File: design/flow/design.v
`timescale 1ns / 1ps
module fir_7_7(
    input clk,
    input rst,
    input [7:0] weight_data,
    input [2:0] weight_idx,
    input weight_valid,
    output weight_ready,
    input [7:0] input_data,
    input input_valid,
    output input_ready,
    output [15:0] output_data,
    input output_ready,
    output output_valid 
    );
    reg i_ready;
    reg w_ready;
    assign input_ready = i_ready;
    assign weight_ready = w_ready;
    wire [15:0] products [6:0];
    wire [15:0] sums [ 5:0];
    reg [7:0] inputs [6:0];
    reg [7:0] weights [6:0];
    reg [15:0] result;
    assign output_data = result;
    reg output_valid_delay;
    reg output_valid_r;
    assign output_valid = output_valid_r;
    always@(posedge clk)
    begin
        if(input_valid & input_ready)
            output_valid_delay <= 1;
        else
            output_valid_delay <= 0;
        output_valid_r <= output_valid_delay;
    end
    always@(posedge clk)
    begin
        if(rst)
        begin
            inputs[0] <= 0;
            inputs[1] <= 0;
            inputs[2] <= 0;
            inputs[3] <= 0;
            inputs[4] <= 0;
            inputs[5] <= 0;
            inputs[6] <= 0;
            weights[0] <= 0;
            weights[1] <= 0;
            weights[2] <= 0;
            weights[3] <= 0;
            weights[4] <= 0;
            weights[5] <= 0;
            weights[6] <= 0;
            result <= 0;
            i_ready <= 0;
            w_ready <= 0;
        end else begin
            i_ready <= 1;
            w_ready <= 1;
            if(weight_ready & weight_valid)begin
                weights[weight_idx] <= weight_data;
            end
            if(input_valid & input_ready)begin
                inputs[0] <= input_data;
                inputs[1] <= inputs[0];
                inputs[2] <= inputs[1];
                inputs[3] <= inputs[2];
                inputs[4] <= inputs[3];
                inputs[5] <= inputs[4];
                inputs[6] <= inputs[5];
            end
            if(output_valid & output_ready)begin
                result <= sums[5];
            end
        end
    end
    multiplier m0(inputs[0], weights[0], products[0]);
    multiplier m1(inputs[1], weights[1], products[1]);
    multiplier m2(inputs[2], weights[2], products[2]);
    multiplier m3(inputs[3], weights[3], products[3]);
    multiplier m4(inputs[4], weights[4], products[4]);
    multiplier m5(inputs[5], weights[5], products[5]);
    multiplier m6(inputs[6], weights[6], products[6]);
    adder a0(products[0], products[1], sums[0]);
    adder a1(products[2], products[3], sums[1]);
    adder a2(products[4], products[5], sums[2]);
    adder a3(products[6], sums[0], sums[3]);
    adder a4(sums[1], sums[2], sums[4]);
    adder a5(sums[3], sums[4], sums[5]);
endmodule
module adder(
    input [15:0] addend1,
    input [15:0] addend2,
    output [15:0] sum
    );
    assign sum = addend1 + addend2;
endmodule
module multiplier(
    input [7:0] weight_data,
    input [7:0] input_data,
    output [15:0] product
    );
    assign product = weight_data * input_data;
endmodule
File: design/flow/run.sh
#!/bin/bash
# the make line also repeats each setting of config.mk as NAME=value (left out here)
make -C /OpenROAD-flow-scripts/flow DESIGN_CONFIG=/design/flow/config.mk WORK_HOME=/design/flow/orfs CLKGATE_MAP_FILE= finish
File: design/flow/config.mk
export PLATFORM = sky130hd
export DESIGN_NAME = fir_7_7
export DESIGN_NICKNAME = fir_7_7
export VERILOG_FILES = /design/flow/design.v
export SDC_FILE = /design/flow/constraint.sdc
export NUM_CORES = 4
export LEC_CHECK = 0
export ABC_AREA = 1
export CAP_MARGIN = 20
export CORE_ASPECT_RATIO = 1.91
export CORE_MARGIN = 2
export CORE_UTILIZATION = 40
export CTS_CLUSTER_DIAMETER = 235
export CTS_CLUSTER_SIZE = 87
export GPL_ROUTABILITY_DRIVEN = 1
export PLACE_DENSITY = 0.63
export SLEW_MARGIN = 35
File: design/flow/constraint.sdc
create_clock -name core_clock -period 8.0 [get_ports {clk}]
set_input_delay 1.6000 -clock core_clock [delete_from_list [all_inputs] [get_ports {clk}]]
set_output_delay 1.6000 -clock core_clock [all_outputs]
set_load 0.01 [all_outputs]
==> results.txt, run 1 <==
Die area = 0.0540 mm2
Clock latency (worst-skew pair) = 0.46 ns
RSZ-0062 raised after global routing = false
Flip-flops with a built-in enable = 48
Seq share, synth = 14.9%
Switching Fraction = 45.4%
Remaining antenna violation count = 0
Critical Path Fanout Max = 9
Core area = 0.0515 mm2
Ys flop type = dfxtp_1
Net switching power = 1.53 mW
Final hold violations = 0
Worst path most repeated cell = fa_1
Worst path arrival time = 7.67 ns
Syn_nets = 3200
Area contributors post-synth = fa_1 39%, inv_1 15%, ha_1 11%
PwrDens = 151 mW/mm2
Layout Nets = 3137
# setup viols final = 0
GRT Overall Usage = 25.0%
Setup crit start kind = flip-flop
WL/cell = 19.9 um
Mux area share = 0%
OpenROAD warnings = 26
R2R Path End = result[11]
Avg Inst Size Synth = 8.03 um2
Leading area contributor after synthesis = fa_1
Hold Crit Start = output_valid_delay
Yosys reg bits = 131
Port Buffers = 42
Unique cell types = 33
Area grow syn2layout = 6.73%
Num CTS Buffers = 17
Std-Cell Rows = 115
Slowest CP cell = dfxtp_1
GR Layer Usage met3 = 2.31%
Clock transition at the registers of the reported paths = 0.07 ns
Commonest cells post-synth = 836 x inv_1, 537 x nand2_1, 401 x fa_1, 201 x nor2_1, 183 x ha_1
Capture point of the worst path = result[11]
R2R Setup Slk = 0.68 ns
Max-cap check violation count = 0
Critical Path RT = 8.35 ns
Vias post-DR = 15300
Yosys stat area = 0.0208 mm2
Seq group = 0.819 mW
Critical path class = flip-flop to flip-flop
Ao+oa area frac = 2.77%
Yosys simple share = 14.4%
Synth top cell by count = inv_1
Grt total ovfl = 0
Post-CTS Resized = 0
Die H = 319 um
CTS tree = yes
Worst reg2reg path startpoint = inputs[6][7]
Post-CTS Setup Repair Bufs = 0
Clock sinks = 131
WL final = 63400 um
Leakage = 13.3 nW
GRT met1 Usage = 24.2%
Yosys xor share = 0.541%
Initial drt markers = 747
Hold path endpoint = output_valid_r
CP delay by family, top = adder cells
Area share, top type = 38.6%
Worst Tran Pin Value = 0.929 ns
Clk network pwr share = 24.7%
Maximum clock path buffer count = 2
Init Core Util = 40.4%
Synthesized cell area = 0.0208 mm2
Vias in the first global route = 17100
Post-cts hold-fix buffer tally = 0
Ant diodes = 0
Worst slew margin = 37.4%
Clock Tree Root = clkbuf_16
Cells after Synth = 2592
Min cycle time layout = 7.32 ns
Worst setup startpoint = inputs[6][7]
FA/HA/MAJ Cells, Area Fraction = 49.6%
R2r worst-path depth = 27
Fin area = 0.0222 mm2
Logic power comb = 1.71 mW
DP HPWL = 54400 um
Slew Limit Fails = 0
Met2 Usage GRT = 45.5%
Combinational share of power = 50.9%
Max Freq = 0.137 GHz
Flop pwr share = 24.4%
Hold Crit Depth = 0
Dpl cell area = 0.0216 mm2
Peak supply drop = 178 uV
Worst min path class = flip-flop to flip-flop
Power Clock = 0.829 mW
DR vias/cell = 4.80
Top pwr grp = combinational cells
# H-tree levels = 4
Final setup TNS = 0 ns
Largest logic family = adder cells
Routability Congestion = 1.05
Worst path depth = 27
CP endpoint kind = flip-flop
Final period util = 91.5%
Die width = 169 um
Largest net degree at the start of global routing = 58
1st-pass router iterations = 5
Io pins = 43
DRC errors left = 0
Fin Clk Skew = 0.0176 ns
Status = finished clean
CP peak stage delay = 0.60 ns
Yosys cell count = 2592
Global-route wire length before repair = 98500 um
Yosys Warn Count = 3
Busiest layer in global routing = met2
Min Hold Slack = 0.327 ns
Critical path buffer and inverter count = 8
Async SR Flop Fraction = 0%
Pint = 1.83 mW
Initial antenna violation count = 1
## metrics by stage
step                      power (mW)  util, %  std cells  setup WS (ns)
after detailed placement        2.54     41.9       3153          0.668
final                           3.36     43.1       3185          0.678
after global placement          2.52     41.9       3153          0.756
after CTS                       3.38     43.1       3185          0.658
after global routing            3.60     43.1       3185          0.260
after floorplan                 1.95        -       2592           1.42
## final cells by class
| class | instances | area [um2] |
|---|---|---|
| clock inverter | 9 | 91.3 |
| inverter | 844 | 3170 |
| tap | 643 | 805 |
| clock buffer | 23 | 510 |
| multi-input combinational | 1480 | 14000 |
| timing repair buffer | 55 | 518 |
| sequential | 131 | 3100 |
| fill | 5208 | 29300 |
## metal layers
metal | up-vias | wire length, um
li1 | 7081 | -
met2 | 367 | 33800
met1 | 7670 | 20800
met4 | 0 | 7240
met3 | 181 | 1660
met5 | - | 0
==> inputs of run 2 (changes only) <==
- CAP_MARGIN: 20 -> 10
- CORE_ASPECT_RATIO: 1.91 -> default
- CORE_UTILIZATION: 40 -> 72
- CTS_CLUSTER_DIAMETER: 235 -> 319
- CTS_CLUSTER_SIZE: 87 -> default
- GPL_ROUTABILITY_DRIVEN: 1 -> default
- GPL_TIMING_DRIVEN: default -> 1
- HOLD_SLACK_MARGIN: default -> 0.29
- MAX_ROUTING_LAYER: default -> met5
- SETUP_SLACK_MARGIN: default -> -0.35
- SLEW_MARGIN: 35 -> 20
- clock period: 8.0 -> 6.06 ns (I/O delays scaled with it)
==> results.txt, run 2 <==
# H-tree levels = 4 (unchanged)
Worst setup margin = -0.747 ns (was 0.678 ns)
Hold path endpoint = output_valid_r (unchanged)
Leading area contributor after synthesis = fa_1 (unchanged)
Critical Path RT = 6.38 ns (was 8.35 ns)
Worst Tran Pin Value = 1.04 ns (was 0.929 ns)
Initial antenna violation count = 1 (unchanged)
CP endpoint kind = flip-flop (unchanged)
Ao+oa area frac = 2.77% (unchanged)
Final hold violations = 0 (unchanged)
Vias post-DR = 16800 (was 15300)
Seq share, synth = 14.9% (unchanged)
WL/cell = 18.5 um (was 19.9 um)
Grt total ovfl = 0 (unchanged)
Synthesized cell area = 0.0208 mm2 (unchanged)
Min cycle time layout = 6.81 ns (was 7.32 ns)
Yosys xor share = 0.541% (unchanged)
Layout Nets = 3357 (was 3137)
Vias in the first global route = 18200 (was 17100)
Clk network pwr share = 19.0% (was 24.7%)
Worst setup startpoint = weights[4][3] (was inputs[6][7])
Hold Crit Depth = 0 (unchanged)
Hold Crit Start = output_valid_delay (unchanged)
1st-pass router iterations = 6 (was 5)
Pint = 3.12 mW (was 1.83 mW)
Capture point of the worst path = result[15] (was result[11])
Init Core Util = 72.9% (was 40.4%)
Slowest CP cell = fa_1 (was dfxtp_1)
R2r worst-path depth = 25 (was 27)
Die width = 174 um (was 169 um)
Yosys stat area = 0.0208 mm2 (unchanged)
WL final = 58200 um (was 63400 um)
Yosys cell count = 2592 (unchanged)
Global-route wire length before repair = 94500 um (was 98500 um)
DR vias/cell = 5.33 (was 4.80)
Commonest cells post-synth = 836 x inv_1, 537 x nand2_1, 401 x fa_1, 201 x nor2_1, 183 x ha_1 (unchanged)
Io pins = 43 (unchanged)
Worst path most repeated cell = fa_1 (unchanged)
Max-cap check violation count = 0 (unchanged)
Slew Limit Fails = 0 (unchanged)
FA/HA/MAJ Cells, Area Fraction = 49.6% (unchanged)
GRT Overall Usage = 41.1% (was 25.0%)
Clock latency (worst-skew pair) = 0.45 ns (was 0.46 ns)
R2R Setup Slk = -0.75 ns (was 0.68 ns)
Critical path class = flip-flop to flip-flop (unchanged)
Clock Tree Root = clkbuf_16 (unchanged)
Leakage = 14.4 nW (was 13.3 nW)
Post-cts hold-fix buffer tally = 0 (unchanged)
Fin Clk Skew = 0.0261 ns (was 0.0176 ns)
R2R Path End = result[15] (was result[11])
Port Buffers = 42 (unchanged)
Core area = 0.0285 mm2 (was 0.0515 mm2)
Critical Path Fanout Max = 5 (was 9)
# setup viols final = 12 (was 0)
Yosys simple share = 14.4% (unchanged)
Switching Fraction = 44.4% (was 45.4%)
Avg Inst Size Synth = 8.03 um2 (unchanged)
Worst path depth = 25 (was 27)
Dpl ws = -0.778 ns (was 0.668 ns)
Yosys reg bits = 131 (unchanged)
Die area = 0.0303 mm2 (was 0.0540 mm2)
Initial drt markers = 1751 (was 747)
Flop pwr share = 18.4% (was 24.4%)
Area contributors post-synth = fa_1 39%, inv_1 15%, ha_1 11% (unchanged)
Syn_nets = 3200 (unchanged)
Worst path arrival time = 7.12 ns (was 7.67 ns)
Peak supply drop = 380 uV (was 178 uV)
Largest net degree at the start of global routing = 58 (unchanged)
PwrDens = 234 mW/mm2 (was 151 mW/mm2)
# fillers = 1781 (was 5208)
Yosys Warn Count = 3 (unchanged)
Critical path buffer and inverter count = 5 (was 8)
Maximum clock path buffer count = 2 (unchanged)
Routability Congestion = 0.989 (was 1.05)
Ys flop type = dfxtp_1 (unchanged)
Final period util = 112% (was 91.5%)
Die H = 174 um (was 319 um)
Async SR Flop Fraction = 0% (unchanged)
Clock sinks = 131 (unchanged)
Synth top cell by count = inv_1 (unchanged)
Max Freq = 0.147 GHz (was 0.137 GHz)
Worst slew margin = 30.4% (was 37.4%)
Std-Cell Rows = 62 (was 115)
Worst reg2reg path startpoint = weights[4][3] (was inputs[6][7])
Logic power comb = 3.51 mW (was 1.71 mW)
Net switching power = 2.49 mW (was 1.53 mW)
RSZ-0062 raised after global routing = true (was false)
Area share, top type = 38.6% (unchanged)
DP HPWL = 48200 um (was 54400 um)
CTS tree = yes (unchanged)
Status = complete, but fails checks (was finished clean)
Num CTS Buffers = 17 (unchanged)
Unique cell types = 33 (unchanged)
Final setup TNS = -7.15 ns (was 0 ns)
Mux area share = 0% (unchanged)
Largest logic family = adder cells (unchanged)
Top pwr grp = combinational cells (unchanged)
Remaining antenna violation count = 0 (unchanged)
DRC errors left = 0 (unchanged)
Flip-flops with a built-in enable = 48 (unchanged)
Setup crit start kind = flip-flop (unchanged)
Area grow syn2layout = 15.1% (was 6.73%)
Ant diodes = 0 (unchanged)
Clock transition at the registers of the reported paths = 0.06 ns (was 0.07 ns)
CP peak stage delay = 0.58 ns (was 0.60 ns)
Combinational share of power = 62.6% (was 50.9%)
Seq group = 1.03 mW (was 0.819 mW)
Cells after Synth = 2592 (unchanged)
OpenROAD warnings = 30 (was 26)
Layout check failures = negative setup slack
Power Clock = 1.07 mW (was 0.829 mW)
CP delay by family, top = adder cells (unchanged)
Worst min path class = flip-flop to flip-flop (unchanged)
## run 2: area by class of cell
type,instances,area [um2],area share (%)
flip-flops and latches,131,3130,13.1
repair buffers,275,2230,9.31
inverters,844,3170,13.2
clock inverters,11,104,0.434
clock buffers,19,464,1.94
well taps,384,480,2.01
multi-input cells,1480,14400,60.0
## run 2: repair_timing
item | CTS | global route
pin swaps | 46 | 25
setup endpoints to repair | 11 | 11
setup buffers | 17 | 15
gates resized | 77 | 30
## run 2: metal layers
layer,share of wire (%),GRT usage [%]
met5,0.019,0
met4,6.1,21.8
met3,9.9,8.62
met2,46,65.7
met1,38,53.3
## run 2: through the flow
| stage | power (mW) | area (um2) | utilization, % | instances | hold slack [ns] |
|---|---|---|---|---|---|
| final | 5.61 | 23900 | 83.9 | 3144 | 0.334 |
| after global routing | 5.92 | 23900 | 83.9 | 3144 | 0.333 |
| after CTS | 5.40 | 23800 | 83.2 | 3129 | 0.331 |
| after detailed placement | 3.72 | 22800 | 79.8 | 3085 | 0.317 |
| after global placement | 3.65 | 22800 | 79.8 | 3085 | 0.315 |
| after floorplan | 2.68 | 20900 | - | 2592 | 0.310 |
==> inputs of run 3 (changes only) <==
- ABC_AREA: 1 -> 0
- CAP_MARGIN: 10 -> 30
- MIN_ROUTING_LAYER: default -> met2
- PLACE_DENSITY: 0.63 -> 0.92
- SETUP_SLACK_MARGIN: -0.35 -> 1.57
- clock period: 6.06 -> 5.7 ns (I/O delays scaled with it)
==> results.txt, run 3 <==
Status = did not finish (was complete, but fails checks)
Stopped at = global routing
First error message = [ERROR GRT-0116] Global routing finished with congestion. Check the congestion regions in the DRC Viewer.
Std-Cell Rows = 60 (was 62)
Io pins = 43 (unchanged)
Core area = 0.0270 mm2 (was 0.0285 mm2)
Ao+oa area frac = 3.18% (was 2.77%)
Num CTS Buffers = 17 (unchanged)
Commonest cells post-synth = 507 x inv_1, 401 x fa_1, 305 x nand2_1, 295 x and2_1, 183 x ha_1 (was 836 x inv_1, 537 x nand2_1, 401 x fa_1, 201 x nor2_1, 183 x ha_1)
FA/HA/MAJ Cells, Area Fraction = 51.9% (was 49.6%)
Yosys reg bits = 131 (unchanged)
Syn_nets = 2721 (was 3200)
GRT Overall Usage = 71.7%
Clock Tree Root = clkbuf_16 (unchanged)
Port Buffers = 42 (unchanged)
Leading area contributor after synthesis = fa_1 (unchanged)
Unique cell types = 40 (was 33)
Clock sinks = 131 (unchanged)
Seq share, synth = 15.6% (was 14.9%)
DP HPWL = 47000 um (was 48200 um)
Flip-flops with a built-in enable = 48 (unchanged)
Yosys cell count = 2113 (was 2592)
Yosys Warn Count = 3 (unchanged)
Yosys stat area = 0.0199 mm2 (was 0.0208 mm2)
Dpl cell area = 0.0221 mm2 (was 0.0228 mm2)
Largest logic family = adder cells (unchanged)
# H-tree levels = 4 (unchanged)
Init Core Util = 73.6% (was 72.9%)
Avg Inst Size Synth = 9.41 um2 (was 8.03 um2)
Maximum clock path buffer count = 2 (unchanged)
Synthesized cell area = 0.0199 mm2 (was 0.0208 mm2)
Routability Congestion = 1.03 (was 0.989)
Yosys simple share = 16.6% (was 14.4%)
Synth top cell by count = inv_1 (unchanged)
Die area = 0.0290 mm2 (was 0.0303 mm2)
Post-cts hold-fix buffer tally = 0 (unchanged)
Yosys xor share = 1.30% (was 0.541%)
Placed insts = 2621 (was 3085)
Die H = 170 um (was 174 um)
Ys flop type = dfxtp_1 (unchanged)
Area share, top type = 40.4% (was 38.6%)
Grt total ovfl = 4
Async SR Flop Fraction = 0% (unchanged)
Mux area share = 0.459% (was 0%)
Dpl ws = -1.45 ns (was -0.778 ns)
Die width = 170 um (was 174 um)
Cells after Synth = 2113 (was 2592)
Area contributors post-synth = fa_1 40%, ha_1 12%, inv_1 9.6% (was fa_1 39%, inv_1 15%, ha_1 11%)
## run 3: repair_timing
action	4_1_cts
endpoints found under the setup margin	14
pin swaps	40
resized	55
buffers inserted	11
## run 3: metal layers
metal	overflow	track usage (%)
met4	0	47.3
met1	-	-
met2	0	78.0
met5	1	54.3
met3	3	81.1
==> inputs of run 4 (changes only) <==
- CAP_MARGIN: 30 -> 5
- CTS_CLUSTER_DIAMETER: 319 -> 228
- GPL_TIMING_DRIVEN: 1 -> default
- HOLD_SLACK_MARGIN: 0.29 -> -0.08
- MAX_ROUTING_LAYER: met5 -> default
- MIN_ROUTING_LAYER: met2 -> default
- PLACE_DENSITY: 0.92 -> default
- SETUP_SLACK_MARGIN: 1.57 -> 0.16
- TNS_END_PERCENT: default -> 5
- clock period: 5.7 -> 6.13 ns (I/O delays scaled with it)
==> results.txt, run 4 <==
Top pwr grp = clock
Clk network pwr share = 45.5%
Clock Tree Root = clkbuf_16 (unchanged)
Logic power comb = 0.299 mW
Yosys xor share = 1.30% (unchanged)
Worst Tran Pin Value = 0.855 ns
Yosys Warn Count = 3 (unchanged)
Switching Fraction = 29.7%
DRC errors left = 0
Flop pwr share = 41.3%
Hold Crit Depth = 0
Final hold violations = 0
Io pins = 43 (unchanged)
Ant diodes = 0
Pint = 1.59 mW
WL final = 55600 um
Critical Path Fanout Max = 4
Yosys stat area = 0.0199 mm2 (unchanged)
Synth top cell by count = inv_1 (unchanged)
# H-tree levels = 4 (unchanged)
Critical path class = flip-flop to flip-flop
Remaining antenna violation count = 0
Final core occ = 84.8%
Yosys cell count = 2113 (unchanged)
Non-Filler Instances = 2676
GRT Overall Usage = 41.5%
Cells after Synth = 2113 (unchanged)
Area grow syn2layout = 15.2%
Max-cap check violation count = 0
Port Buffers = 42 (unchanged)
Num CTS Buffers = 17 (unchanged)
Hold Crit Start = output_valid_delay
R2r worst-path depth = 22
Syn_nets = 2721 (unchanged)
DP HPWL = 46300 um (was 47000 um)
Setup crit start kind = flip-flop
Layout Nets = 2930
Ys flop type = dfxtp_1 (unchanged)
Fin Clk Skew = 0.0170 ns
RSZ-0062 raised after global routing = true
OpenROAD warnings = 31
Net switching power = 0.673 mW
FA/HA/MAJ Cells, Area Fraction = 51.9% (unchanged)
Critical path buffer and inverter count = 5
Largest net degree at the start of global routing = 57
Die H = 170 um (unchanged)
Init Core Util = 73.6% (unchanged)
Initial antenna violation count = 0
Final period util = 114%
Mux area share = 0.459% (unchanged)
Status = complete, but fails checks (was did not finish)
# setup viols final = 11
Commonest cells post-synth = 507 x inv_1, 401 x fa_1, 305 x nand2_1, 295 x and2_1, 183 x ha_1 (unchanged)
Leakage = 11.6 nW
Unique cell types = 40 (unchanged)
Yosys reg bits = 131 (unchanged)
Seq group = 0.937 mW
Critical Path RT = 6.48 ns
Slowest CP cell = fa_2
Vias post-DR = 15100
Layout check failures = negative setup slack
R2R Setup Slk = -0.89 ns
Area share, top type = 40.4% (unchanged)
WL/cell = 20.8 um
Die area = 0.0290 mm2 (unchanged)
Maximum clock path buffer count = 2 (unchanged)
Max Freq = 0.143 GHz
Largest logic family = adder cells (unchanged)
Grt total ovfl = 0
Initial drt markers = 1159
Min cycle time layout = 7.02 ns
Leading area contributor after synthesis = fa_1 (unchanged)
DR vias/cell = 5.64
Std-Cell Rows = 60 (unchanged)
R2R Path End = result[13]
Global-route wire length before repair = 88800 um
Worst slew margin = 42.9%
Core area = 0.0270 mm2 (unchanged)
Hold path endpoint = output_valid_r
Clock sinks = 131 (unchanged)
Power Clock = 1.03 mW
Synthesized cell area = 0.0199 mm2 (unchanged)
Flip-flops with a built-in enable = 48 (unchanged)
Worst path depth = 22
Worst path arrival time = 7.37 ns
Seq share, synth = 15.6% (unchanged)
CTS tree = yes
Vias in the first global route = 16600
Slew Limit Fails = 0
Worst setup startpoint = weights[4][3]
Worst min path class = flip-flop to flip-flop
Placed insts = 2638 (was 2621)
Avg Inst Size Synth = 9.41 um2 (unchanged)
Final setup TNS = -7.34 ns
PwrDens = 98.9 mW/mm2
Worst path most repeated cell = fa_1
Clock latency (worst-skew pair) = 0.45 ns
Clock transition at the registers of the reported paths = 0.06 ns
Peak supply drop = 137 uV
Worst setup margin = -0.886 ns
Worst reg2reg path startpoint = weights[4][3]
Combinational share of power = 13.2%
CP endpoint kind = flip-flop
Async SR Flop Fraction = 0% (unchanged)
Capture point of the worst path = result[13]
CP peak stage delay = 0.59 ns
Worst-path cell chain = buf_4 -> and2_1 -> fa_1 -> inv_1 -> fa_1 -> fa_1 -> inv_1 -> fa_2 -> fa_2 -> fa_1 -> fa_2 -> fa_1 -> inv_1 -> fa_1 -> inv_1 -> ha_1 -> o211ai_1 -> a21oi_2 -> a21boi_2 -> o21ai_1 -> o2111a_1 -> a211oi_2
1st-pass router iterations = 5
CP delay by family, top = adder cells
Area contributors post-synth = fa_1 40%, ha_1 12%, inv_1 9.6% (unchanged)
Ao+oa area frac = 3.18% (unchanged)
Yosys simple share = 16.6% (unchanged)
Routability Congestion = 0.934 (was 1.03)
Die width = 170 um (unchanged)
-- run 4: area by class of cell --
type | instances | area [um2]
Tap cell | 341 | 427
Multi-Input combinational cell | 1403 | 14800
Sequential cell | 131 | 3110
Timing Repair Buffer | 262 | 2090
Clock inverter | 12 | 82.6
Fill cell | 1576 | 4110
Inverter | 507 | 1900
Clock buffer | 20 | 468
-- run 4: per-stage QoR --
stage          setup WS (ns)  cell area [um2]  total power, mW  hold slack, ns
6_report              -0.886            22900             2.27           0.327
5_1_grt                -1.10            22900             2.31           0.340
4_1_cts               -0.800            22800             2.25           0.328
3_5_place_dp          -0.999            22100             1.23           0.315
3_3_place_gp          -0.828            22100             1.22           0.311
2_1_floorplan         -0.629            20000             1.10           0.310
-- run 4: what timing repair did --
action | 4_1_cts | 5_1_grt
gates resized | 34 | 30
endpoints found under the setup margin | 12 | 12
pin swaps | 30 | 23
setup buffers | 3 | 3
hold buffers | 0 | 0
-- run 4: routing by layer --
layer / wire length (um) / vias up / part of all wire, % / track usage [%]
li1: - / 6596 / - / -
met3: 5170 / 186 / 9.3 / 9.42
met2: 25800 / 772 / 46 / 66.0
met4: 3490 / 0 / 6.3 / 22.4
met1: 21100 / 7543 / 38 / 53.5
met5: 0 / - / 0 / 0
==> inputs of run 5 (changes only) <==
- ABC_AREA: 0 -> 1
- CAP_MARGIN: 5 -> 30
- CORE_ASPECT_RATIO: default -> 0.5
- CORE_MARGIN: 2 -> 8
- CORE_UTILIZATION: 72 -> 42
- CTS_CLUSTER_DIAMETER: 228 -> 319
- CTS_CLUSTER_SIZE: default -> 98
- GPL_TIMING_DRIVEN: default -> 0
- HOLD_SLACK_MARGIN: -0.08 -> default
- MAX_ROUTING_LAYER: default -> met5
- PLACE_DENSITY: default -> 0.4
- SETUP_SLACK_MARGIN: 0.16 -> -0.35
- TNS_END_PERCENT: 5 -> 35
- clock period: 6.13 -> 9.18 ns (I/O delays scaled with it)
==> results.txt, run 5 <==
Status = finished clean (was complete, but fails checks)
Syn_nets = 3200 (was 2721)
Critical Path RT = 9.58 ns (was 6.48 ns)
WL final = 66500 um (was 55600 um)
Routability Congestion = 0.840 (was 0.934)
Leakage = 13.4 nW (was 11.6 nW)
Initial drt markers = 1229 (was 1159)
Min cycle time layout = 7.87 ns (was 7.02 ns)
Vias in the first global route = 15900 (was 16600)
Area contributors post-synth = fa_1 39%, inv_1 15%, ha_1 11% (was fa_1 40%, ha_1 12%, inv_1 9.6%)
Async SR Flop Fraction = 0% (unchanged)
Flop pwr share = 21.4% (was 41.3%)
Post-cts hold-fix buffer tally = 0 (unchanged)
Flip-flops with a built-in enable = 48 (unchanged)
Global-route wire length before repair = 102000 um (was 88800 um)
Yosys Warn Count = 3 (unchanged)
Worst Tran Pin Value = 0.947 ns (was 0.855 ns)
CP peak stage delay = 0.74 ns (was 0.59 ns)
DR vias/cell = 4.64 (was 5.64)
1st-pass router iterations = 5 (unchanged)
Std-Cell Rows = 57 (was 60)
Largest net degree at the start of global routing = 17 (was 57)
Fin Clk Skew = 0.0211 ns (was 0.0170 ns)
Worst path arrival time = 8.27 ns (was 7.37 ns)
Clock latency (worst-skew pair) = 0.47 ns (was 0.45 ns)
Critical Path Fanout Max = 10 (was 4)
# setup viols final = 0 (was 11)
# H-tree levels = 4 (unchanged)
R2R Setup Slk = 1.31 ns (was -0.89 ns)
Logic area = 0.0140 mm2 (was 0.0148 mm2)
PwrDens = 132 mW/mm2 (was 98.9 mW/mm2)
FA/HA/MAJ Cells, Area Fraction = 49.6% (was 51.9%)
Max Freq = 0.127 GHz (was 0.143 GHz)
R2r worst-path depth = 26 (was 22)
RSZ-0062 raised after global routing = false (was true)
Port Buffers = 41 (was 42)
Unique cell types = 33 (was 40)
Critical path buffer and inverter count = 6 (was 5)
Min Hold Slack = 0.328 ns (was 0.327 ns)
Worst path most repeated cell = fa_1 (unchanged)
Fin area = 0.0226 mm2 (was 0.0229 mm2)
Clock transition at the registers of the reported paths = 0.07 ns (was 0.06 ns)
Initial antenna violation count = 3 (was 0)
Grt total ovfl = 0 (unchanged)
Maximum clock path buffer count = 2 (unchanged)
Worst path depth = 26 (was 22)
WL/cell = 20.0 um (was 20.8 um)
Init Core Util = 42.7% (was 73.6%)
Switching Fraction = 46.1% (was 29.7%)
Worst slew margin = 36.8% (was 42.9%)
FF+latch area = 0.00310 mm2 (was 0.00311 mm2)
Hold path endpoint = output_valid_r (unchanged)
Peak supply drop = 123 uV (was 137 uV)
Max-cap check violation count = 0 (unchanged)
Area grow syn2layout = 8.84% (was 15.2%)
DP HPWL = 56300 um (was 46300 um)
Yosys xor share = 0.541% (was 1.30%)
CP endpoint kind = flip-flop (unchanged)
Yosys simple share = 14.4% (was 16.6%)
Power Clock = 0.747 mW (was 1.03 mW)
Commonest cells post-synth = 836 x inv_1, 537 x nand2_1, 401 x fa_1, 201 x nor2_1, 183 x ha_1 (was 507 x inv_1, 401 x fa_1, 305 x nand2_1, 295 x and2_1, 183 x ha_1)
Leading area contributor after synthesis = fa_1 (unchanged)
Layout Nets = 3262 (was 2930)
Worst setup startpoint = inputs[2][0] (was weights[4][3])
Final period util = 85.7% (was 114%)
DRC errors left = 0 (unchanged)
Setup crit start kind = flip-flop (unchanged)
Final core occ = 46.5% (was 84.8%)
Clock Tree Root = clkbuf_16 (unchanged)
Core area = 0.0487 mm2 (was 0.0270 mm2)
Num CTS Buffers = 17 (unchanged)
Area share, top type = 38.6% (was 40.4%)
Mux area share = 0% (was 0.459%)
CTS tree = yes (unchanged)
Yosys cell count = 2592 (was 2113)
Die H = 173 um (was 170 um)
Seq share, synth = 14.9% (was 15.6%)
Io pins = 43 (unchanged)
Top pwr grp = combinational cells (was clock)
Placed insts = 3284 (was 2638)
Combinational share of power = 53.6% (was 13.2%)
Ao+oa area frac = 2.77% (was 3.18%)
Clk network pwr share = 25.0% (was 45.5%)
Clock sinks = 131 (unchanged)
Critical path class = flip-flop to flip-flop (unchanged)
Final setup TNS = 0 ns (was -7.34 ns)
Worst reg2reg path startpoint = inputs[2][0] (was weights[4][3])
Yosys stat area = 0.0208 mm2 (was 0.0199 mm2)
Post-CTS Setup Repair Bufs = 0 (was 3)
Hold Crit Start = output_valid_delay (unchanged)
Net switching power = 1.38 mW (was 0.673 mW)
Ys flop type = dfxtp_1 (unchanged)
Post-CTS Resized = 0 (was 34)
Pint = 1.61 mW (was 1.59 mW)
Final hold violations = 0 (unchanged)
OpenROAD warnings = 28 (was 31)
Slew Limit Fails = 0 (unchanged)
Largest logic family = adder cells (unchanged)
Hold Crit Depth = 0 (unchanged)
Avg Inst Size Synth = 8.03 um2 (was 9.41 um2)
GRT Overall Usage = 24.1% (was 41.5%)
Slowest CP cell = fa_1 (was fa_2)
Worst min path class = flip-flop to flip-flop (unchanged)
Synth top cell by count = inv_1 (unchanged)
Die width = 331 um (was 170 um)
Remaining antenna violation count = 0 (unchanged)
Dpl cell area = 0.0220 mm2 (was 0.0221 mm2)
Yosys reg bits = 131 (unchanged)
CP delay by family, top = adder cells (unchanged)
Seq group = 0.639 mW (was 0.937 mW)
R2R Path End = result[15] (was result[13])
Capture point of the worst path = result[15] (was result[13])
# fillers = 4972 (was 1576)
Logic power comb = 1.60 mW (was 0.299 mW)
Die area = 0.0574 mm2 (was 0.0290 mm2)
Synthesized cell area = 0.0208 mm2 (was 0.0199 mm2)
Cells after Synth = 2592 (was 2113)
Vias post-DR = 15400 (was 15100)
Non-Filler Instances = 3317 (was 2676)
## run 5: layout make-up
type,instances,share of cell area [%]
Clock buffer,17,1.88
Tap cell,649,3.59
Antenna cell,1,0.0110
Sequential cell,131,13.7
Multi-Input combinational cell,1480,61.9
Buffer,137,2.31
Inverter,844,14.0
Clock inverter,15,0.757
Timing Repair Buffer,43,1.89
## run 5: per-layer routing
metal  global-route usage (%)  vias up  routed length (um)
li1                         -     7340                   -
met1                     38.5     7648               35100
met2                     31.8      370               24800
met3                     6.91       36                5650
met4                     3.72        0                 852
met5                        0        -                   0
## run 5: metrics by stage
step	setup slack, ns	total power [mW]
floorplan	2.60	1.70
global placement	1.33	2.24
detailed placement	1.34	2.24
CTS	1.32	2.99
global route	0.828	3.22
finish	1.31	2.99
==> inputs of run 6 (changes only) <==
- CAP_MARGIN: 30 -> 15
- CORE_ASPECT_RATIO: 0.5 -> default
- CORE_MARGIN: 8 -> 2
- CORE_UTILIZATION: 42 -> 72
- CTS_CLUSTER_DIAMETER: 319 -> default
- CTS_CLUSTER_SIZE: 98 -> 75
- GPL_TIMING_DRIVEN: 0 -> default
- HOLD_SLACK_MARGIN: default -> -0.09
- MAX_ROUTING_LAYER: met5 -> default
- PLACE_DENSITY: 0.4 -> default
- SETUP_SLACK_MARGIN: -0.35 -> 0.54
- TNS_END_PERCENT: 35 -> default
- clock period: 9.18 -> 5.78 ns (I/O delays scaled with it)
==> results.txt, run 6 <==
Peak supply drop = 431 uV (was 123 uV)
Mux area share = 0% (unchanged)
Fin area = 0.0241 mm2 (was 0.0226 mm2)
Critical path class = flip-flop to flip-flop (unchanged)
Cells after Synth = 2592 (unchanged)
Flop pwr share = 18.8% (was 21.4%)
Slew Limit Fails = 0 (unchanged)
Pint = 3.23 mW (was 1.61 mW)
Slowest CP cell = fa_1 (unchanged)
CP delay by family, top = adder cells (unchanged)
Routability Congestion = 0.983 (was 0.840)
Yosys cell count = 2592 (unchanged)
Num CTS Buffers = 17 (unchanged)
Synthesized cell area = 0.0208 mm2 (unchanged)
Largest logic family = adder cells (unchanged)
CP peak stage delay = 0.58 ns (was 0.74 ns)
Maximum clock path buffer count = 2 (unchanged)
Clock latency (worst-skew pair) = 0.45 ns (was 0.47 ns)
Leading area contributor after synthesis = fa_1 (unchanged)
FA/HA/MAJ Cells, Area Fraction = 49.6% (unchanged)
Clock transition at the registers of the reported paths = 0.06 ns (was 0.07 ns)
Fin Clk Skew = 0.0129 ns (was 0.0211 ns)
R2R Path End = result[15] (unchanged)
WL final = 58700 um (was 66500 um)
Avg Inst Size Synth = 8.03 um2 (unchanged)
Initial antenna violation count = 0 (was 3)
Worst path arrival time = 7.12 ns (was 8.27 ns)
Core area = 0.0285 mm2 (was 0.0487 mm2)
Dpl cell area = 0.0228 mm2 (was 0.0220 mm2)
Worst path most repeated cell = fa_1 (unchanged)
Min cycle time layout = 6.78 ns (was 7.87 ns)
DRC errors left = 0 (unchanged)
OpenROAD warnings = 31 (was 28)
Ys flop type = dfxtp_1 (unchanged)
Status = complete, but fails checks (was finished clean)
Setup crit start kind = flip-flop (unchanged)
Worst reg2reg path startpoint = weights[3][1] (was inputs[2][0])
Layout Nets = 3354 (was 3262)
R2R Setup Slk = -1.0 ns (was 1.31 ns)
Capture point of the worst path = result[15] (unchanged)
GRT Overall Usage = 41.0% (was 24.1%)
WL/cell = 18.7 um (was 20.0 um)
Die H = 174 um (was 173 um)
Worst setup margin = -0.998 ns (was 1.31 ns)
Worst Tran Pin Value = 0.825 ns (was 0.947 ns)
Critical Path Fanout Max = 4 (was 10)
Port Buffers = 42 (was 41)
Init Core Util = 72.9% (was 42.7%)
Worst slew margin = 44.9% (was 36.8%)
Yosys reg bits = 131 (unchanged)
DR vias/cell = 5.36 (was 4.64)
Flip-flops with a built-in enable = 48 (unchanged)
# H-tree levels = 4 (unchanged)
Net switching power = 2.54 mW (was 1.38 mW)
Final hold violations = 0 (unchanged)
Post-cts hold-fix buffer tally = 0 (unchanged)
Yosys stat area = 0.0208 mm2 (unchanged)
Hold path endpoint = output_valid_r (unchanged)
Clk network pwr share = 18.4% (was 25.0%)
1st-pass router iterations = 6 (was 5)
Yosys xor share = 0.541% (unchanged)
Io pins = 43 (unchanged)
Global-route wire length before repair = 93900 um (was 102000 um)
Vias in the first global route = 17800 (was 15900)
DP HPWL = 48200 um (was 56300 um)
Hold Crit Start = output_valid_delay (unchanged)
Area share, top type = 38.6% (unchanged)
CTS tree = yes (unchanged)
Max-cap check violation count = 0 (unchanged)
R2r worst-path depth = 25 (was 26)
RSZ-0062 raised after global routing = true (was false)
Worst min path class = flip-flop to flip-flop (unchanged)
Worst setup startpoint = weights[3][1] (was inputs[2][0])
# fillers = 1699 (was 4972)
Layout check failures = negative setup slack
Vias post-DR = 16900 (was 15400)
Grt total ovfl = 0 (unchanged)
Commonest cells post-synth = 836 x inv_1, 537 x nand2_1, 401 x fa_1, 201 x nor2_1, 183 x ha_1 (unchanged)
Combinational share of power = 62.8% (was 53.6%)
PwrDens = 239 mW/mm2 (was 132 mW/mm2)
Yosys simple share = 14.4% (unchanged)
Syn_nets = 3200 (unchanged)
Leakage = 14.4 nW (was 13.4 nW)
Max Freq = 0.148 GHz (was 0.127 GHz)
Synth top cell by count = inv_1 (unchanged)
Clock Tree Root = clkbuf_16 (unchanged)
Logic power comb = 3.62 mW (was 1.60 mW)
Seq group = 1.09 mW (was 0.639 mW)
Yosys Warn Count = 3 (unchanged)
Async SR Flop Fraction = 0% (unchanged)
Initial drt markers = 1554 (was 1229)
Switching Fraction = 44.0% (was 46.1%)
Critical path buffer and inverter count = 5 (was 6)
Total power = 5.76 mW (was 2.99 mW)
Ao+oa area frac = 2.77% (unchanged)
Final period util = 117% (was 85.7%)
Unique cell types = 33 (unchanged)
Die area = 0.0303 mm2 (was 0.0574 mm2)
Clock sinks = 131 (unchanged)
Area grow syn2layout = 15.8% (was 8.84%)
Largest net degree at the start of global routing = 57 (was 17)
Remaining antenna violation count = 0 (unchanged)
Seq share, synth = 14.9% (unchanged)
Hold Crit Depth = 0 (unchanged)
Power Clock = 1.06 mW (was 0.747 mW)
Worst path depth = 25 (was 26)
Std-Cell Rows = 62 (was 57)
Critical Path RT = 6.13 ns (was 9.58 ns)
Die width = 174 um (was 331 um)
Ant diodes = 0 (was 1)
Top pwr grp = combinational cells (unchanged)
Area contributors post-synth = fa_1 39%, inv_1 15%, ha_1 11% (unchanged)
# setup viols final = 12 (was 0)
CP endpoint kind = flip-flop (unchanged)
-- run 6: what timing repair did --
item	CTS	global route
setup buffers	23	11
resized	84	69
endpoints found under the setup margin	13	13
cloned	0	0
pin swaps	61	44
-- run 6: per-stage QoR --
| stage | setup slack [ns] | cells | util, % | setup TNS (ns) | hold WS [ns] |
|---|---|---|---|---|---|
| 5_1_grt | -1.21 | 3143 | 84.4 | -12.65 | 0.333 |
| 3_3_place_gp | -0.953 | 3077 | 80.0 | -9.57 | 0.310 |
| 6_report | -0.998 | 3143 | 84.4 | -10.24 | 0.328 |
| 2_1_floorplan | -0.446 | 2592 | - | -3.89 | 0.310 |
| 4_1_cts | -0.911 | 3132 | 83.4 | -9.53 | 0.328 |
| 3_5_place_dp | -1.01 | 3077 | 80.0 | -10.27 | 0.315 |
-- run 6: cell type report --
class / count / area, um2 / area share (%)
Tap cell: 384 / 480 / 1.99
Sequential cell: 131 / 3140 / 13.0
Inverter: 844 / 3170 / 13.2
Clock buffer: 21 / 450 / 1.87
Clock inverter: 11 / 90.1 / 0.374
Timing Repair Buffer: 272 / 2250 / 9.35
Multi-Input combinational cell: 1480 / 14500 / 60.2
-- run 6: per-layer routing --
metal  global-route usage (%)  wire length, um  up-vias  part of all wire (%)
met4                     21.7             3830        0                   6.5
met2                     65.2            27000      951                    46
met5                        0                0        -                     0
met3                     6.82             5410      213                   9.2
li1                         -                -     7524                     -
met1                     54.8            22400     8171                    38
==> inputs of run 7 (changes only) <==
- ABC_AREA: 1 -> default
- CAP_MARGIN: 15 -> 20
- CELL_PAD_IN_SITES_DETAIL_PLACEMENT: default -> 1
- CORE_UTILIZATION: 72 -> 46
- CTS_CLUSTER_DIAMETER: default -> 178
- CTS_CLUSTER_SIZE: 75 -> 98
- HOLD_SLACK_MARGIN: -0.09 -> default
- PLACE_DENSITY: default -> 0.4
- SETUP_SLACK_MARGIN: 0.54 -> -0.76
- SLEW_MARGIN: 20 -> 40
- clock period: 5.78 -> 8.0 ns (I/O delays scaled with it)
==> results.txt, run 7 <==
Min Hold Slack = 0.326 ns (was 0.328 ns)
Critical Path RT = 8.38 ns (was 6.13 ns)
CP peak stage delay = 0.55 ns (was 0.58 ns)
Area grow syn2layout = 8.61% (was 15.8%)
CP endpoint kind = flip-flop (unchanged)
Global-route wire length before repair = 96500 um (was 93900 um)
# fillers = 4866 (was 1699)
Std-Cell Rows = 76 (was 62)
Async SR Flop Fraction = 0% (unchanged)
Initial drt markers = 717 (was 1554)
# setup viols final = 0 (was 12)
1st-pass router iterations = 8 (was 6)
Final hold violations = 0 (unchanged)
Total power = 1.73 mW (was 5.76 mW)
Vias in the first global route = 15500 (was 17800)
Die area = 0.0449 mm2 (was 0.0303 mm2)
Min cycle time layout = 7.57 ns (was 6.78 ns)
Commonest cells post-synth = 507 x inv_1, 401 x fa_1, 305 x nand2_1, 295 x and2_1, 183 x ha_1 (was 836 x inv_1, 537 x nand2_1, 401 x fa_1, 201 x nor2_1, 183 x ha_1)
Unique cell types = 40 (was 33)
Clock transition at the registers of the reported paths = 0.07 ns (was 0.06 ns)
Io pins = 43 (unchanged)
Post-CTS Resized = 0 (was 84)
CP delay by family, top = adder cells (unchanged)
Worst Tran Pin Value = 0.838 ns (was 0.825 ns)
WL/cell = 22.9 um (was 18.7 um)
Ao+oa area frac = 3.18% (was 2.77%)
Max Freq = 0.132 GHz (was 0.148 GHz)
Layout Nets = 2743 (was 3354)
Clock sinks = 131 (unchanged)
Mux area share = 0.459% (was 0%)
RSZ-0062 raised after global routing = false (was true)
Peak supply drop = 156 uV (was 431 uV)
CTS tree = yes (unchanged)
Flip-flops with a built-in enable = 48 (unchanged)
Fin Clk Skew = 0.0146 ns (was 0.0129 ns)
Yosys stat area = 0.0199 mm2 (was 0.0208 mm2)
Net switching power = 0.516 mW (was 2.54 mW)
Combinational share of power = 10.5% (was 62.8%)
Placed insts = 2700 (was 3077)
Flop pwr share = 42.5% (was 18.8%)
Yosys reg bits = 131 (unchanged)
Slowest CP cell = fa_1 (unchanged)
Status = finished clean (was complete, but fails checks)
Die width = 212 um (was 174 um)
Clock latency (worst-skew pair) = 0.50 ns (was 0.45 ns)
Critical path buffer and inverter count = 7 (was 5)
PwrDens = 80.1 mW/mm2 (was 239 mW/mm2)
Syn_nets = 2721 (was 3200)
Hold path endpoint = output_valid_r (unchanged)
Yosys xor share = 1.30% (was 0.541%)
Vias post-DR = 13700 (was 16900)
R2R Path End = result[14] (was result[15])
Worst path most repeated cell = fa_1 (unchanged)
Ant diodes = 0 (unchanged)
DP HPWL = 52900 um (was 48200 um)
Capture point of the worst path = result[14] (was result[15])
Grt total ovfl = 0 (unchanged)
GRT Overall Usage = 30.0% (was 41.0%)
Avg Inst Size Synth = 9.41 um2 (was 8.03 um2)
Worst setup startpoint = inputs[6][6] (was weights[3][1])
OpenROAD warnings = 28 (was 31)
WL final = 62500 um (was 58700 um)
Worst reg2reg path startpoint = inputs[6][6] (was weights[3][1])
Worst path depth = 24 (was 25)
Die H = 212 um (was 174 um)
Critical Path Fanout Max = 9 (was 4)
Seq group = 0.735 mW (was 1.09 mW)
Slew Limit Fails = 0 (unchanged)
Remaining antenna violation count = 0 (unchanged)
Setup crit start kind = flip-flop (unchanged)
Worst setup margin = 0.429 ns (was -0.998 ns)
DRC errors left = 0 (unchanged)
DR vias/cell = 5.03 (was 5.36)
Clock Tree Root = clkbuf_16 (unchanged)
Top pwr grp = clock (was combinational cells)
Switching Fraction = 29.8% (was 44.0%)
Final setup TNS = 0 ns (was -10.24 ns)
Worst min path class = flip-flop to flip-flop (unchanged)
Num CTS Buffers = 17 (unchanged)
Routability Congestion = 0.883 (was 0.983)
Hold Crit Start = output_valid_delay (unchanged)
Clk network pwr share = 47.0% (was 18.4%)
Leading area contributor after synthesis = fa_1 (unchanged)
Post-cts hold-fix buffer tally = 0 (unchanged)
Cells after Synth = 2113 (was 2592)
Hold Crit Depth = 0 (unchanged)
Area contributors post-synth = fa_1 40%, ha_1 12%, inv_1 9.6% (was fa_1 39%, inv_1 15%, ha_1 11%)
Max-cap check violation count = 0 (unchanged)
Worst-path cell chain = nand2_1 -> fa_1 -> inv_1 -> fa_1 -> inv_1 -> fa_1 -> inv_1 -> fa_1 -> inv_1 -> fa_1 -> fa_1 -> inv_1 -> fa_1 -> fa_1 -> inv_1 -> fa_1 -> inv_1 -> ha_1 -> a21o_1 -> a21oi_1 -> o211ai_1 -> a31o_2 -> a21oi_1 -> mux2_2
Area share, top type = 40.4% (was 38.6%)
Final period util = 94.6% (was 117%)
Post-CTS Setup Repair Bufs = 0 (was 23)
Pint = 1.21 mW (was 3.23 mW)
Dpl ws = 0.429 ns (was -1.01 ns)
Critical path class = flip-flop to flip-flop (unchanged)
R2R Setup Slk = 0.43 ns (was -1.0 ns)
Worst path arrival time = 7.95 ns (was 7.12 ns)
Yosys cell count = 2113 (was 2592)
Ys flop type = dfxtp_1 (unchanged)
FA/HA/MAJ Cells, Area Fraction = 51.9% (was 49.6%)
Power Clock = 0.813 mW (was 1.06 mW)
R2r worst-path depth = 24 (was 25)
Largest net degree at the start of global routing = 58 (was 57)
Non-Filler Instances = 2733 (was 3143)
Seq share, synth = 15.6% (was 14.9%)
Synthesized cell area = 0.0199 mm2 (was 0.0208 mm2)
Synth top cell by count = inv_1 (unchanged)
Maximum clock path buffer count = 2 (unchanged)
Core area = 0.0429 mm2 (was 0.0285 mm2)
# H-tree levels = 4 (unchanged)
Init Core Util = 46.4% (was 72.9%)
Logic power comb = 0.182 mW (was 3.62 mW)
Largest logic family = adder cells (unchanged)
Port Buffers = 42 (unchanged)
Leakage = 10.7 nW (was 14.4 nW)
Yosys simple share = 16.6% (was 14.4%)
Yosys Warn Count = 3 (unchanged)
Worst slew margin = 44.1% (was 44.9%)
Initial antenna violation count = 0 (unchanged)
## run 7: cell type report
type	instances	area, um2	area share, %
multi-input combinational	1403	14600	67.6
tap	585	732	3.39
clock buffer	20	489	2.27
timing repair buffer	75	676	3.13
clock inverter	12	86.3	0.400
inverter	507	1900	8.81
sequential	131	3100	14.4
## run 7: routing by layer
layer  global-route usage (%)  vias up  part of all wire, %  wire (um)
li1                         -     6212                    -          -
met4                     10.6        0                  3.3       2050
met5                        0        -                    0          0
met1                     41.5     7208                   46      28700
met2                     48.7      248                   47      29500
met3                     4.15       69                  3.7       2290
## run 7: per-stage QoR
stage,utilization (%),area [um2]
6_report,50.3,21600
5_1_grt,50.3,21600
4_1_cts,50.3,21600
3_5_place_dp,49.0,21000
3_3_place_gp,48.9,21000
2_1_floorplan,-,19900
==> inputs of run 8 (changes only) <==
- ABC_AREA: default -> 1
- CELL_PAD_IN_SITES_DETAIL_PLACEMENT: 1 -> default
- CORE_UTILIZATION: 46 -> 70
- CTS_CLUSTER_DIAMETER: 178 -> default
- CTS_CLUSTER_SIZE: 98 -> default
- PLACE_DENSITY: 0.4 -> default
- SETUP_SLACK_MARGIN: -0.76 -> 1.43
- SLEW_MARGIN: 40 -> 20
- clock period: 8.0 -> 7.36 ns (I/O delays scaled with it)
==> results.txt, run 8 <==
Hold Crit Start = output_valid_delay (unchanged)
CP delay by family, top = adder cells (unchanged)
Mux area share = 0% (was 0.459%)
Final setup TNS = 0 ns (unchanged)
Routability Congestion = 0.982 (was 0.883)
Synth top cell by count = inv_1 (unchanged)
Global-route wire length before repair = 90600 um (was 96500 um)
GRT Overall Usage = 39.2% (was 30.0%)
R2R Path End = result[13] (was result[14])
Worst reg2reg path startpoint = weights[4][4] (was inputs[6][6])
Seq share, synth = 14.9% (was 15.6%)
Clock transition at the registers of the reported paths = 0.07 ns (about the same)
Logic power comb = 2.54 mW (was 0.182 mW)
Capture point of the worst path = result[13] (was result[14])
# H-tree levels = 4 (unchanged)
Slew Limit Fails = 0 (unchanged)
Worst Tran Pin Value = 0.924 ns (was 0.838 ns)
Final period util = 93.1% (was 94.6%)
Slowest CP cell = fa_1 (unchanged)
Leakage = 13.7 nW (was 10.7 nW)
Peak supply drop = 299 uV (was 156 uV)
Syn_nets = 3200 (was 2721)
Top pwr grp = combinational cells (was clock)
Unique cell types = 33 (was 40)
Dpl cell area = 0.0214 mm2 (was 0.0210 mm2)
Hold Crit Depth = 0 (unchanged)
Yosys Warn Count = 3 (unchanged)
# setup viols final = 0 (unchanged)
Largest net degree at the start of global routing = 58 (unchanged)
R2R Setup Slk = 0.50 ns (was 0.43 ns)
Yosys simple share = 14.4% (was 16.6%)
Worst path depth = 25 (was 24)
Ys flop type = dfxtp_1 (unchanged)
Die H = 176 um (was 212 um)
Core area = 0.0295 mm2 (was 0.0429 mm2)
Area grow syn2layout = 10.5% (was 8.61%)
Io pins = 43 (unchanged)
Area share, top type = 38.6% (was 40.4%)
Initial drt markers = 1422 (was 717)
Yosys reg bits = 131 (unchanged)
Max-cap check violation count = 0 (unchanged)
Post-cts hold-fix buffer tally = 0 (unchanged)
Initial antenna violation count = 0 (unchanged)
Synthesized cell area = 0.0208 mm2 (was 0.0199 mm2)
Layout Nets = 3218 (was 2743)
Avg Inst Size Synth = 8.03 um2 (was 9.41 um2)
Fin area = 0.0230 mm2 (was 0.0216 mm2)
OpenROAD warnings = 31 (was 28)
Maximum clock path buffer count = 2 (unchanged)
Worst min path class = flip-flop to flip-flop (unchanged)
CP endpoint kind = flip-flop (unchanged)
Worst setup startpoint = weights[4][4] (was inputs[6][6])
Switching Fraction = 44.8% (was 29.8%)
Die width = 176 um (was 212 um)
Leading area contributor after synthesis = fa_1 (unchanged)
Setup crit start kind = flip-flop (unchanged)
Vias post-DR = 16200 (was 13700)
Cells after Synth = 2592 (was 2113)
Worst setup margin = 0.504 ns (was 0.429 ns)
PwrDens = 188 mW/mm2 (was 80.1 mW/mm2)
FA/HA/MAJ Cells, Area Fraction = 49.6% (was 51.9%)
1st-pass router iterations = 8 (unchanged)
Async SR Flop Fraction = 0% (unchanged)
WL/cell = 19.2 um (was 22.9 um)
Seq group = 0.884 mW (was 0.735 mW)
Critical Path RT = 7.75 ns (was 8.38 ns)
Pint = 2.39 mW (was 1.21 mW)
Yosys cell count = 2592 (was 2113)
Combinational share of power = 58.6% (was 10.5%)
Status = finished clean (unchanged)
R2r worst-path depth = 25 (was 24)
Fin Clk Skew = 0.0120 ns (was 0.0146 ns)
Vias in the first global route = 17000 (was 15500)
Worst slew margin = 38.3% (was 44.1%)
Remaining antenna violation count = 0 (unchanged)
Hold path endpoint = output_valid_r (unchanged)
Port Buffers = 42 (unchanged)
Commonest cells post-synth = 836 x inv_1, 537 x nand2_1, 401 x fa_1, 201 x nor2_1, 183 x ha_1 (was 507 x inv_1, 401 x fa_1, 305 x nand2_1, 295 x and2_1, 183 x ha_1)
Flop pwr share = 20.4% (was 42.5%)
Std-Cell Rows = 63 (was 76)
CTS tree = yes (unchanged)
Power Clock = 0.909 mW (was 0.813 mW)
WL final = 57800 um (was 62500 um)
# fillers = 2133 (was 4866)
Critical Path Fanout Max = 5 (was 9)
Yosys xor share = 0.541% (was 1.30%)
Max Freq = 0.146 GHz (was 0.132 GHz)
RSZ-0062 raised after global routing = true (was false)
DRC errors left = 0 (unchanged)
CP peak stage delay = 0.57 ns (was 0.55 ns)
Yosys stat area = 0.0208 mm2 (was 0.0199 mm2)
Critical path buffer and inverter count = 7 (unchanged)
Flip-flops with a built-in enable = 48 (unchanged)
DR vias/cell = 5.38 (was 5.03)
Clock sinks = 131 (unchanged)
Min cycle time layout = 6.86 ns (was 7.57 ns)
Clock latency (worst-skew pair) = 0.45 ns (was 0.50 ns)
Num CTS Buffers = 17 (unchanged)
Worst path arrival time = 7.24 ns (was 7.95 ns)
Largest logic family = adder cells (unchanged)
Placed insts = 2902 (was 2700)
Dpl ws = 0.430 ns (was 0.429 ns)
Clock Tree Root = clkbuf_16 (unchanged)
Net switching power = 1.94 mW (was 0.516 mW)
Non-Filler Instances = 3013 (was 2733)
Ao+oa area frac = 2.77% (was 3.18%)
Ant diodes = 0 (unchanged)
Grt total ovfl = 0 (unchanged)
Area contributors post-synth = fa_1 39%, inv_1 15%, ha_1 11% (was fa_1 40%, ha_1 12%, inv_1 9.6%)
Clk network pwr share = 21.0% (was 47.0%)
Final hold violations = 0 (unchanged)
Critical path class = flip-flop to flip-flop (unchanged)
DP HPWL = 47000 um (was 52900 um)
Die area = 0.0311 mm2 (was 0.0449 mm2)
Init Core Util = 70.6% (was 46.4%)
## run 8: timing repair
item / CTS / global route
buffers inserted: 47 / 32
pin swaps: 14 / 54
resized: 66 / 70
setup endpoints to repair: 11 / 13
## run 8: layer usage
metal	vias to the layer above	global-route usage, %	routed length, um
li1	7257	-	-
met1	7962	51.5	22100
met2	821	61.7	26800
met3	174	7.64	5260
met4	0	22.0	3670
met5	-	0	0
## run 8: through the flow
step           power, mW  util, %  hold slack [ns]
2_1_floorplan       2.40        -            0.310
5_1_grt             4.58     78.0            0.345
3_3_place_gp        2.87     72.7            0.314
6_report            4.33     78.0            0.345
3_5_place_dp        2.92     72.7            0.320
4_1_cts             4.02     76.4            0.335
## run 8: cell type report
cell class / instances / area (um2) / share of cell area [%]
multi-input combinational: 1480 / 14400 / 62.6
sequential: 131 / 3180 / 13.8
inverter: 844 / 3170 / 13.8
timing repair buffer: 136 / 1170 / 5.08
tap: 390 / 488 / 2.12
clock buffer: 19 / 443 / 1.93
clock inverter: 13 / 160 / 0.696
==> inputs of run 9 (changes only) <==
- ABC_AREA: 1 -> default
- CELL_PAD_IN_SITES_GLOBAL_PLACEMENT: default -> 1
- CORE_ASPECT_RATIO: default -> 0.57
- CORE_UTILIZATION: 70 -> 28
- CTS_CLUSTER_DIAMETER: default -> 396
- GPL_ROUTABILITY_DRIVEN: default -> 1
- GPL_TIMING_DRIVEN: default -> 0
- HOLD_SLACK_MARGIN: default -> 0.26
- PLACE_DENSITY_LB_ADDON: default -> 0.28
- SETUP_SLACK_MARGIN: 1.43 -> 0.18
- SLEW_MARGIN: 20 -> 10
- TNS_END_PERCENT: default -> 50
- clock period: 7.36 -> 4.78 ns (I/O delays scaled with it)
==> results.txt, run 9 <==
Area contributors post-synth = fa_1 40%, ha_1 12%, inv_1 9.6% (was fa_1 39%, inv_1 15%, ha_1 11%)
Clock transition at the registers of the reported paths = 0.07 ns (about the same)
Remaining antenna violation count = 0 (unchanged)
Fin area = 0.0233 mm2 (was 0.0230 mm2)
Layout Nets = 2865 (was 3218)
Clock sinks = 131 (unchanged)
Yosys Warn Count = 3 (unchanged)
Core area = 0.0700 mm2 (was 0.0295 mm2)
Largest net degree at the start of global routing = 17 (was 58)
Switching Fraction = 29.4% (was 44.8%)
Final hold violations = 0 (unchanged)
DRC errors left = 0 (unchanged)
Capture point of the worst path = result[14] (was result[13])
Routability Congestion = 0.859 (was 0.982)
Vias in the first global route = 14800 (was 17000)
Dpl ws = -2.98 ns (was 0.430 ns)
Largest logic family = adder cells (unchanged)
# setup viols final = 13 (was 0)
Power Clock = 1.44 mW (was 0.909 mW)
Layout check failures = negative setup slack
Init Core Util = 28.4% (was 70.6%)
Critical Path Fanout Max = 8 (was 5)
Worst Tran Pin Value = 1.02 ns (was 0.924 ns)
Slew Limit Fails = 0 (unchanged)
CP peak stage delay = 0.59 ns (was 0.57 ns)
Top pwr grp = clock (was combinational cells)
Port Buffers = 41 (was 42)
CP endpoint kind = flip-flop (unchanged)
Avg Inst Size Synth = 9.41 um2 (was 8.03 um2)
Worst setup margin = -2.55 ns (was 0.504 ns)
Die area = 0.0732 mm2 (was 0.0311 mm2)
Logic power comb = 0.390 mW (was 2.54 mW)
Leakage = 11.2 nW (was 13.7 nW)
Worst setup startpoint = weights[0][3] (was weights[4][4])
Clock latency (worst-skew pair) = 0.48 ns (was 0.45 ns)
Clk network pwr share = 47.3% (was 21.0%)
PwrDens = 131 mW/mm2 (was 188 mW/mm2)
Slowest CP cell = edfxtp_1 (was fa_1)
Cells after Synth = 2113 (was 2592)
Yosys simple share = 16.6% (was 14.4%)
DR vias/cell = 4.43 (was 5.38)
Yosys xor share = 1.30% (was 0.541%)
Leading area contributor after synthesis = fa_1 (unchanged)
Pint = 2.15 mW (was 2.39 mW)
Peak supply drop = 275 uV (was 299 uV)
Ys flop type = dfxtp_1 (unchanged)
Final setup TNS = -26.17 ns (was 0 ns)
Initial antenna violation count = 2 (was 0)
Yosys stat area = 0.0199 mm2 (was 0.0208 mm2)
Maximum clock path buffer count = 2 (unchanged)
Flip-flops with a built-in enable = 48 (unchanged)
Critical path class = flip-flop to flip-flop (unchanged)
OpenROAD warnings = 29 (was 31)
Commonest cells post-synth = 507 x inv_1, 401 x fa_1, 305 x nand2_1, 295 x and2_1, 183 x ha_1 (was 836 x inv_1, 537 x nand2_1, 401 x fa_1, 201 x nor2_1, 183 x ha_1)
1st-pass router iterations = 7 (was 8)
Worst path most repeated cell = fa_1
Final period util = 153% (was 93.1%)
Syn_nets = 2721 (was 3200)
R2r worst-path depth = 23 (was 25)
Worst-path cell chain = and2_1 -> fa_1 -> fa_1 -> fa_1 -> fa_1 -> inv_1 -> fa_1 -> fa_1 -> inv_1 -> fa_1 -> fa_1 -> inv_2 -> fa_1 -> inv_1 -> ha_1 -> buf_6 -> a21o_1 -> a21oi_2 -> o211ai_1 -> buf_4 -> a31o_2 -> a21oi_2 -> mux2_4
Logic area = 0.0149 mm2 (was 0.0144 mm2)
Grt total ovfl = 0 (unchanged)
Worst path arrival time = 7.70 ns (was 7.24 ns)
Seq share, synth = 15.6% (was 14.9%)
CP delay by family, top = adder cells (unchanged)
Flop pwr share = 39.9% (was 20.4%)
Die width = 357 um (was 176 um)
Worst path depth = 23 (was 25)
Yosys cell count = 2113 (was 2592)
FF+latch area = 0.00313 mm2 (was 0.00318 mm2)
Status = complete, but fails checks (was finished clean)
Synthesized cell area = 0.0199 mm2 (was 0.0208 mm2)
Std-Cell Rows = 73 (was 63)
Critical Path RT = 5.14 ns (was 7.75 ns)
Clock Tree Root = clkbuf_16 (unchanged)
FA/HA/MAJ Cells, Area Fraction = 51.9% (was 49.6%)
Seq group = 1.22 mW (was 0.884 mW)
Fin Clk Skew = 0.0120 ns (about the same)
DP HPWL = 55600 um (was 47000 um)
Hold Crit Depth = 0 (unchanged)
Area share, top type = 40.4% (was 38.6%)
Post-cts hold-fix buffer tally = 0 (unchanged)
Io pins = 43 (unchanged)
Combinational share of power = 12.8% (was 58.6%)
Critical path buffer and inverter count = 6 (was 7)
Hold path endpoint = output_valid_r (unchanged)
Global-route wire length before repair = 97200 um (was 90600 um)
Worst min path class = flip-flop to flip-flop (unchanged)
# H-tree levels = 4 (unchanged)
CTS tree = yes (unchanged)
R2R Setup Slk = -2.55 ns (was 0.50 ns)
Initial drt markers = 1126 (was 1422)
Worst reg2reg path startpoint = weights[0][3] (was weights[4][4])
# fillers = 7363 (was 2133)
Vias post-DR = 14200 (was 16200)
Die H = 205 um (was 176 um)
Area grow syn2layout = 17.2% (was 10.5%)
Net switching power = 0.899 mW (was 1.94 mW)
Hold Crit Start = output_valid_delay (unchanged)
Num CTS Buffers = 17 (unchanged)
GRT Overall Usage = 18.4% (was 39.2%)
Max-cap check violation count = 0 (unchanged)
RSZ-0062 raised after global routing = true (unchanged)
WL/cell = 20.1 um (was 19.2 um)
R2R Path End = result[14] (was result[13])
WL final = 64600 um (was 57800 um)
Async SR Flop Fraction = 0% (unchanged)
Min cycle time layout = 7.33 ns (was 6.86 ns)
Synth top cell by count = inv_1 (unchanged)
Yosys reg bits = 131 (unchanged)
Unique cell types = 40 (was 33)
Dpl cell area = 0.0216 mm2 (was 0.0214 mm2)
Setup crit start kind = flip-flop (unchanged)
Ao+oa area frac = 3.18% (was 2.77%)
Mux area share = 0.459% (was 0%)
Worst slew margin = 32.3% (was 38.3%)
Max Freq = 0.136 GHz (was 0.146 GHz)
-- run 9: layout make-up --
type / instances / share of cell area [%]
clock inverters: 11 / 0.532
repair buffers: 125 / 4.77
inverters: 507 / 8.17
multi-input cells: 1403 / 64.0
diodes: 3 / 0.0322
flip-flops and latches: 131 / 13.4
well taps: 937 / 5.03
clock buffers: 21 / 2.07
plain buffers: 72 / 1.94
-- run 9: timing repair --
item | in CTS | in global routing
cloned | 0 | 1
pin swaps | 43 | 16
buffers inserted | 55 | 25
setup endpoints to repair | 14 | 14
gates resized | 110 | 53
-- run 9: per-stage QoR --
step                hold WS, ns  util, %  power, mW  cells
floorplan                 0.310        -       1.40   2113
global placement          0.311     30.8       1.57   3091
detailed placement        0.318     30.8       1.58   3093
CTS                       0.332     32.8       3.07   3180
global route              0.333     33.3       3.15   3207
finish                    0.330     33.3       3.05   3210
-- run 9: per-layer routing --
layer	vias to the layer above	GRT usage, %	share of wire, %
li1	6477	-	-
met1	7246	31.7	55
met2	480	21.6	35
met3	25	5.15	9.5
met4	2	2.61	0.66
met5	-	0.467	0.070
No activity file was given, so power comes from the tool's default toggle rates.
